==> inputs of job 2623 <==
==> flow/design.v <==
module ffD(clk, rst, Din, Dout);
input clk, rst;
input [31:0]Din;
output [31:0]Dout;
reg [31:0]Dout;
always@(posedge clk) 
begin
	if(rst==1)
	Dout <= 0;
	else
	Dout <= Din;
end
endmodule 
module mux1 (
		input [31:0] A, B,
		input Sel,
		output reg [31:0] Out
	);
	always @(Sel, A, B) begin
		case (Sel)
			0: Out = A;
			1:	Out = B;
		endcase
	end
endmodule
module extend (
	input [15:0]offset,
	output reg [31:0]offset32
);
always @(offset)
begin
 offset32[31:0] = {16'b0000000000000000,offset[15:0]};
end
endmodule
module alu(ctl, a, b, resultado);
  input [1:0] ctl;
  input [31:0] a, b;
  output reg [31:0] resultado;
  always @(*)
  begin
    case (ctl)
      2'b00 : resultado = a & b;  
      2'b01 : resultado = a | b;  
      2'b10 : resultado = a + b;  
      2'b11 : resultado = a - b;  
      default : resultado = 32'hxxxxxxxx;
   endcase
 end
endmodule
module control(instruction, ctrl);
    input [31:0] instruction;
	 output [20:0] ctrl;
    reg    [20:0] ctrl;
	 wire [11:0] opcode;
	 wire [4:0] rs, rt, rd;
    parameter LW = 12'b000111_xxxxxx;
    parameter SW = 12'b001000_xxxxxx;
    parameter ADD = 12'b000110_100000;
	 parameter SUB = 12'b000110_100010;
	 parameter AND = 12'b000110_100100;
	 parameter OR = 12'b000110_100101;
	 assign opcode[11:0] = {instruction[31:26], instruction[5:0]};
	 assign rs[4:0] = {instruction[25:21]};
	 assign rt[4:0] = {instruction[20:16]};
	 assign rd[4:0] = {instruction[15:11]};
    always @(instruction)
    begin
        casex (opcode)
          LW :
          begin
              ctrl[20:0]={6'b10_1_1_0_1,rs[4:0],5'b00000,rt[4:0]};
          end
          SW :
          begin
              ctrl[20:0]={6'b10_1_1_1_1,rs[4:0],5'b00000,rt[4:0]};
          end
          ADD :
          begin
              ctrl[20:0]={6'b10_0_0_0_1,rs[4:0],rt[4:0],rd[4:0]};
          end
          SUB :
          begin
              ctrl[20:0]={6'b11_0_0_0_1,rs[4:0],rt[4:0],rd[4:0]};
          end
          AND :
          begin
              ctrl[20:0]={6'b00_0_0_0_1,rs[4:0],rt[4:0],rd[4:0]};
          end
			 OR :
          begin
              ctrl[20:0]={6'b01_0_0_0_1,rs[4:0],rt[4:0],rd[4:0]};
          end
          default
          begin
              ctrl[20:0]={21'b0}; 
          end
        endcase
    end
endmodule
module PC(
  input rst,
  input clk,
  output reg [31:0]pc
  );
	always @(posedge clk or posedge rst)
		if (rst == 1)
		pc <= 0;
		else
		pc <= pc + 1;
  endmodule
module registerFile(addr1,addr2,out1,out2,addr_in,in,clk,rst);
input [4:0] addr1;	
input [4:0] addr2;	
output [31:0] out1;	
output [31:0] out2;	
input [4:0] addr_in;	
input [31:0] in;	
reg [31:0] out1;
reg [31:0] out2;
input clk, rst;
wire [511:0] regmem;
always @(posedge clk)
begin
		out1 <= addr1[4] ? 32'b0 : regmem[addr1[3:0]*32 +: 32];
		out2 <= addr2[4] ? 32'b0 : regmem[addr2[3:0]*32 +: 32];
end
genvar i;
generate
	for (i = 0; i < 16; i = i + 1) begin : REG
		reg [31:0] q;
		always @(negedge clk or posedge rst)
			if (rst)
				q <= 32'b0;
			else if (addr_in == i)
				q <= in;
		assign regmem[32*i +: 32] = q;
	end
endgenerate
endmodule
module data_memory(
clk , 
rst ,
address_0 , 
data_in , 
data_out,
cs_0 , 
we_0 
);
parameter data_0_WIDTH = 32 ;
parameter ADDR_WIDTH = 13 ;
input [ADDR_WIDTH-1:0] address_0 ;
input cs_0 ;
input we_0 ;
input clk;
input rst;
input [data_0_WIDTH-1:0] data_in ;
output reg [data_0_WIDTH-1:0] data_out;
wire [ADDR_WIDTH*data_0_WIDTH-1:0] mem;
genvar i;
generate
	for (i = 0; i < ADDR_WIDTH; i = i + 1) begin : WORD
		reg [data_0_WIDTH-1:0] q;
		always @ (posedge clk)
			if (rst)
				q <= (i == 0) ? 32'd1000 :
				     (i == 1) ? 32'd5000 :
				     (i == 2) ? 32'd2000 :
				     (i == 3) ? 32'd3000 : 32'd0;
			else if ( cs_0 && we_0 && address_0 == i )
				q <= data_in;
		assign mem[data_0_WIDTH*i +: data_0_WIDTH] = q;
	end
endgenerate
	always @ (posedge clk)
		begin : MEM_READ_0
			if (cs_0 && !we_0 && address_0 < ADDR_WIDTH) begin
				data_out <= mem[address_0*data_0_WIDTH +: data_0_WIDTH];
			end else begin
				data_out <= 0;
		end
	end
endmodule
module cpu (clk, rst, imem_addr, imem_data, test, test1);
	input clk, rst;
	output [6:0]imem_addr;
	input  [31:0]imem_data;
	output  [31:0]test;
	output [31:0]test1;
wire	 [31:0] inst;
wire   [31:0]ctrl, ctrl0, ctrl1, ctrl2;
wire   [20:0]controle;
wire	 [31:0]resultado;
wire   [31:0]data_out2;
wire   [31:0]pc;
wire	 [4:0]addr1, addr2, addr_in;
wire	 [31:0]out1, out2, out3;
wire	 [31:0]in;
wire	 rw;
wire	 [15:0]offset;
wire	 [31:0]offset32;
wire   sel1;
wire	 [31:0] imm;
wire   [31:0] data_out1;
wire	 [31:0]address_0;
wire	 [31:0] data_in;
wire	 [31:0]outrg1, outrg2;
wire	 [31:0] M, B, D, D1;
	assign imem_addr = pc[6:0];
	assign data_out2 = imem_data;
	PC PC(
		.rst(rst),
		.clk(clk),
		.pc(pc)
	);
ffD FF1(
		.rst(rst),
		.clk(clk),
		.Din(data_out2),
		.Dout(inst)
);
	registerFile RegisterFile(
		.addr1(inst[25:21]),
		.addr2(inst[20:16]),
		.out1(outrg1),
		.out2(outrg2),
		.addr_in(ctrl2[4:0]), 
		.in(out2),
		.rst(rst),
		.clk(clk)
	);
	control Controlador(
		.instruction(inst),
		.ctrl(controle)
	);
	extend Extend(
		.offset(inst[15:0]),
		.offset32(offset32)
	);
	ffD FF2(
		.rst(rst),
		.clk(clk),
		.Din(offset32),
		.Dout(imm)
		);
	ffD CONTROLE_0(
		.rst(rst),
		.clk(clk),
		.Din({11'b00000000000, controle[20:0]}),
		.Dout(ctrl0)
		);
	mux1 Mux1(
		.Sel(ctrl0[18]),
		.A(outrg2),
		.B(imm),
		.Out(out1)
	);
	alu Unidade_logica(
		.ctl(ctrl0[20:19]),
		.a(outrg1),
		.b(out1), 
		.resultado(resultado)
	);
	mux1 Mux3(
		.Sel(ctrl0[16]),
		.A(D),
		.B(resultado),
		.Out(out3)
	);
	ffD FF3(
		.rst(rst),
		.clk(clk),
		.Din(resultado),
		.Dout(D)
		);
	ffD CONTROLE_1(
		.rst(rst),
		.clk(clk),
		.Din(ctrl0),
		.Dout(ctrl1)
		);
	data_memory DataMemory(
		.address_0(out3[12:0]),
		.cs_0(ctrl1[15]),
		.we_0(ctrl0[16]),
		.data_in(outrg2),
		.data_out(M),
		.clk(clk),
		.rst(rst)
	);
	ffD FF5(
		.rst(rst),
		.clk(clk),
		.Din(D),
		.Dout(D1)
		);
	ffD CONTROLE_2(
		.rst(rst),
		.clk(clk),
		.Din(ctrl1),
		.Dout(ctrl2)
		);
	mux1 Mux2(
		.Sel(ctrl2[17]),
		.A(D1),
		.B(M),
		.Out(out2)
	);
	assign test[31:0] = inst[31:0];     
	assign test1[31:0] = out2[31:0];    
endmodule
==> flow/run.sh <==
#!/bin/bash
# the make line also repeats each setting of config.mk as NAME=value (left out here)
make -C /OpenROAD-flow-scripts/flow DESIGN_CONFIG=/design/flow/config.mk WORK_HOME=/design/flow/orfs CLKGATE_MAP_FILE= finish
==> flow/config.mk <==
export PLATFORM = sky130hd
export DESIGN_NAME = cpu
export DESIGN_NICKNAME = cpu
export VERILOG_FILES = /design/flow/design.v
export SDC_FILE = /design/flow/constraint.sdc
export NUM_CORES = 4
export LEC_CHECK = 0
export CAP_MARGIN = 20
export CELL_PAD_IN_SITES_GLOBAL_PLACEMENT = 3
export CORE_ASPECT_RATIO = 1.0
export CORE_MARGIN = 4
export CORE_UTILIZATION = 52
export CTS_CLUSTER_DIAMETER = 46
export GPL_TIMING_DRIVEN = 1
export MIN_ROUTING_LAYER = met1
export PLACE_DENSITY = 0.78
export SLEW_MARGIN = 20
==> flow/constraint.sdc <==
create_clock -name core_clock -period 8.45 [get_ports {clk}]
set_input_delay 1.6900 -clock core_clock [delete_from_list [all_inputs] [get_ports {clk}]]
set_output_delay 1.6900 -clock core_clock [all_outputs]
set_load 0.01 [all_outputs]
==> job 5536 (differences from job 2623) <==
Settings changed: ABC_AREA set to 1, CELL_PAD_IN_SITES_DETAIL_PLACEMENT set to 0, CELL_PAD_IN_SITES_GLOBAL_PLACEMENT 3 to unset, CORE_ASPECT_RATIO 1.0 to 1.24, CORE_MARGIN 4 to 9, CORE_UTILIZATION 52 to 40, CTS_CLUSTER_DIAMETER 46 to 154, GPL_ROUTABILITY_DRIVEN set to 0, GPL_TIMING_DRIVEN 1 to unset, MIN_ROUTING_LAYER met1 to unset, PLACE_DENSITY 0.78 to unset, SETUP_SLACK_MARGIN set to 0.11, TNS_END_PERCENT set to 75.
==> flow/constraint.sdc (replaced) <==
create_clock -name core_clock -period 3.86 [get_ports {clk}]
set_input_delay 0.7720 -clock core_clock [delete_from_list [all_inputs] [get_ports {clk}]]
set_output_delay 0.7720 -clock core_clock [all_outputs]
set_load 0.01 [all_outputs]
==> job 5238 (differences from job 2623) <==
Settings changed: CELL_PAD_IN_SITES_GLOBAL_PLACEMENT 3 to 0, CORE_ASPECT_RATIO 1.0 to unset, CORE_MARGIN 4 to 2, CORE_UTILIZATION 52 to 72, CTS_CLUSTER_DIAMETER 46 to 332, MIN_ROUTING_LAYER met1 to unset, PLACE_DENSITY 0.78 to 0.35, SETUP_SLACK_MARGIN set to -0.02.
==> flow/constraint.sdc (replaced) <==
create_clock -name core_clock -period 3.27 [get_ports {clk}]
set_input_delay 0.6540 -clock core_clock [delete_from_list [all_inputs] [get_ports {clk}]]
set_output_delay 0.6540 -clock core_clock [all_outputs]
set_load 0.01 [all_outputs]
==> job 2339 (differences from job 2623) <==
Settings changed: CELL_PAD_IN_SITES_GLOBAL_PLACEMENT 3 to unset, CORE_ASPECT_RATIO 1.0 to 0.9, CORE_MARGIN 4 to 2, CORE_UTILIZATION 52 to 72, CTS_CLUSTER_DIAMETER 46 to 27, CTS_CLUSTER_SIZE set to 14, GPL_TIMING_DRIVEN 1 to unset, MAX_ROUTING_LAYER set to met4, MIN_ROUTING_LAYER met1 to unset, PLACE_DENSITY 0.78 to unset, PLACE_DENSITY_LB_ADDON set to 0.2, SETUP_SLACK_MARGIN set to 1.03.
==> flow/constraint.sdc (replaced) <==
create_clock -name core_clock -period 4.06 [get_ports {clk}]
set_input_delay 0.8120 -clock core_clock [delete_from_list [all_inputs] [get_ports {clk}]]
set_output_delay 0.8120 -clock core_clock [all_outputs]
set_load 0.01 [all_outputs]
==> qor summary <==
metric	job 5536	job 5238	job 2623	job 2339
Result of the run	failed layout checks	failed layout checks	aborted with a tool error	failed layout checks
Failing step	-	-	3_1_place_gp_skip_io	-
Reasons for failing layout checks	setup timing	setup timing	-	setup timing
Vias in the first global route	54,800	44,200	-	49,900
Syn nets	8,444	5,330	5,330	5,330
Met2 usage	0.415	0.670	-	0.755
Maximum level of the CTS H-tree	3	3	-	4
I/O pin count	105	105	-	105
Combinational Gates	5,334	3,596	-	3,596
Utilization of the core after routing	0.493	0.875	-	0.902
GP Congestion	-	0.926	-	0.925
Distinct lib cells	47	77	77	77
Reg2Reg Capture Point	FF3.Dout[29]$_SDFF_PP0_	DataMemory.WORD[5].q[6]$_SDFFE_PP0P_	-	DataMemory.WORD[11].q[23]$_SDFFE_PP0P_
Number of cell instances after yosys synthesis	8,374	5,260	5,260	5,260
Worst Tran Pin Value	1.16 ns	0.922 ns	-	1.06 ns
Multi-input gate area	28,500 um2	27,800 um2	-	27,700 um2
Flop Count	1,166	1,166	-	1,166
